## spi_host
module spi_host #
	(
		parameter C_S_AXIS_TDATA_WIDTH = 32,
		parameter integer C_S_AXI_DATA_WIDTH	= 32,
		parameter integer C_S_AXI_ADDR_WIDTH	= 8,
		parameter integer SPI_CS_WIDTH	= 16
	) (
	input spi_clk_i,
	output spi_clk_o,
	output spi_clk_t,
	input spi_mosi_i,
	output spi_mosi_o,
	output spi_mosi_t,
	input spi_miso_i,
	output spi_miso_o,
	output spi_miso_t,
	input [SPI_CS_WIDTH - 1:0]spi_cs_i,
	output [SPI_CS_WIDTH - 1:0]spi_cs_o,
	output [SPI_CS_WIDTH - 1:0]spi_cs_t,
	input  s_axi_aclk,
	input  s_axi_aresetn,
	input [C_S_AXI_ADDR_WIDTH-1 : 0] s_axi_awaddr,
	input  s_axi_awvalid,
	output  s_axi_awready,
	input [C_S_AXI_DATA_WIDTH-1 : 0] s_axi_wdata,
	input  s_axi_wvalid,
	output  s_axi_wready,
	output [1 : 0] s_axi_bresp,
	output  s_axi_bvalid,
	input  s_axi_bready,
	input [C_S_AXI_ADDR_WIDTH-1 : 0] s_axi_araddr,
	input  s_axi_arvalid,
	output  s_axi_arready,
	output [C_S_AXI_DATA_WIDTH-1 : 0] s_axi_rdata,
	output [1 : 0] s_axi_rresp,
	output  s_axi_rvalid,
	input  s_axi_rready,
	output  s_axis_tready,
	input [C_S_AXIS_TDATA_WIDTH-1 : 0] s_axis_tdata,
	input  s_axis_tlast,
	input  s_axis_tvalid,
	input  m_axis_tready,
	output [C_S_AXIS_TDATA_WIDTH-1 : 0] m_axis_tdata,
	output  m_axis_tlast,
	output  m_axis_tvalid
);
localparam integer OP_STATUS_ADDR = 0;
localparam integer DATA_ACCESS_ADDR = 4;
localparam integer SPI_CS_W1C_ADDR = 8;
localparam integer SPI_CHIP_SEL_ADDR = 12;
localparam integer SPI_CS_W1S_ADDR = 16;
localparam integer SPI_CTL_ADDR = 20;
localparam integer SPI_CLK_SPCL_ADDR = 24;
localparam integer SPI_BURST_CNT_ADDR = 28;
wire rst_n;
assign rst_n = s_axi_aresetn;
reg [C_S_AXI_ADDR_WIDTH-1:0]awaddr_r;
wire aw_success;
  ...
Size in the first run: about 1500 cells after synthesis, about 250 flip-flops, roughly 220 I/O pins, about 14000 um2 of cells after synthesis.
export LEC_CHECK = 0
export CAP_MARGIN = 15
export CORE_MARGIN = 2
export CORE_UTILIZATION = 72
export CTS_CLUSTER_DIAMETER = 40
export CTS_CLUSTER_SIZE = 38
export PLACE_DENSITY = 0.6
export SETUP_SLACK_MARGIN = 2.62
export SLEW_MARGIN = 20
create_clock -name core_clock -period 9.51 [get_ports {s_axi_aclk}]
run.sh (not shown) runs the stock make flow with config.mk's settings and CLKGATE_MAP_FILE=.
The baseline ran to the end with no violations.
==> next run, changes <==
Settings changed: CAP_MARGIN 15 to 20, CTS_CLUSTER_DIAMETER 40 to unset, CTS_CLUSTER_SIZE 38 to 25, PLACE_DENSITY 0.6 to unset, SETUP_SLACK_MARGIN 2.62 to unset.
Clock period 9.51 ns to 4.27 ns, I/O delays scaled along.
With this change the flow finished but failed the layout checks on setup timing.
Area after synthesis is unchanged.
Utilization fell by 0.15 points.
Wire length is higher by 2.4%.
Sequential share of layout area hardly moves.
Hold slack got worse by 120 ps.
Die area is unchanged.
Power climbs by 110%.
Setup slack is worse by 2700 ps.
Combinational power grows by 130%.
Clock-buffer cell count goes down by 4.
Clock power climbs by 66%.
==> next run, changes <==
Settings changed: ABC_AREA set to 1, CTS_CLUSTER_SIZE 25 to unset, PLACE_DENSITY set to 0.6.
Clock period 4.27 ns to 7.34 ns, I/O delays scaled along.
Now the flow produced a clean layout.
Area after synthesis came out higher by 7.5%.
Routed wire length came out higher by 4.5%.
Worst setup slack improves by 1300 ps.
Register-to-register slack improves by 2500 ps.
Global-route usage came out higher by 2.0 points.
Total power came out lower by about 70%.
Count of clock-buffer cells in the layout came out lower by 9.
==> next run, changes <==
Settings changed: ABC_AREA 1 to unset, CELL_PAD_IN_SITES_DETAIL_PLACEMENT set to 2, CORE_UTILIZATION 72 to 40, HOLD_SLACK_MARGIN set to 0.08.
Clock period 7.34 ns to 10.0 ns, I/O delays scaled along.
The changed run finished clean.
Core utilization goes down by 37 points.
Non-clock buffer count is higher by 3.
Clock skew went up by 3.4 ps.
Flip-flop count is unchanged.
Cell area falls by 4.3%.
Register-to-register slack improves by 2400 ps.
Final cell count came out lower by 20%.
==> next run, changes <==
Settings changed: CELL_PAD_IN_SITES_DETAIL_PLACEMENT 2 to unset, HOLD_SLACK_MARGIN 0.08 to unset.
After rerunning: The changed run completed without violations; critical path depth stays the same; fmax is higher by 6.3%; final cell count hardly moves; count of clock-buffer cells in the layout does not change; worst setup slack gets better by 480 ps; clock skew stays flat.
==> next run, changes <==
Settings changed: CORE_UTILIZATION 40 to 63.
Clock period 10.0 ns to 7.69 ns, I/O delays scaled along.
After rerunning: The changed run finished clean; routed wire length fell by 2.2%; first-iteration DRC count rose by 35%; combinational power rose by 31%.
No activity file was given, so power comes from the tool's default toggle rates.
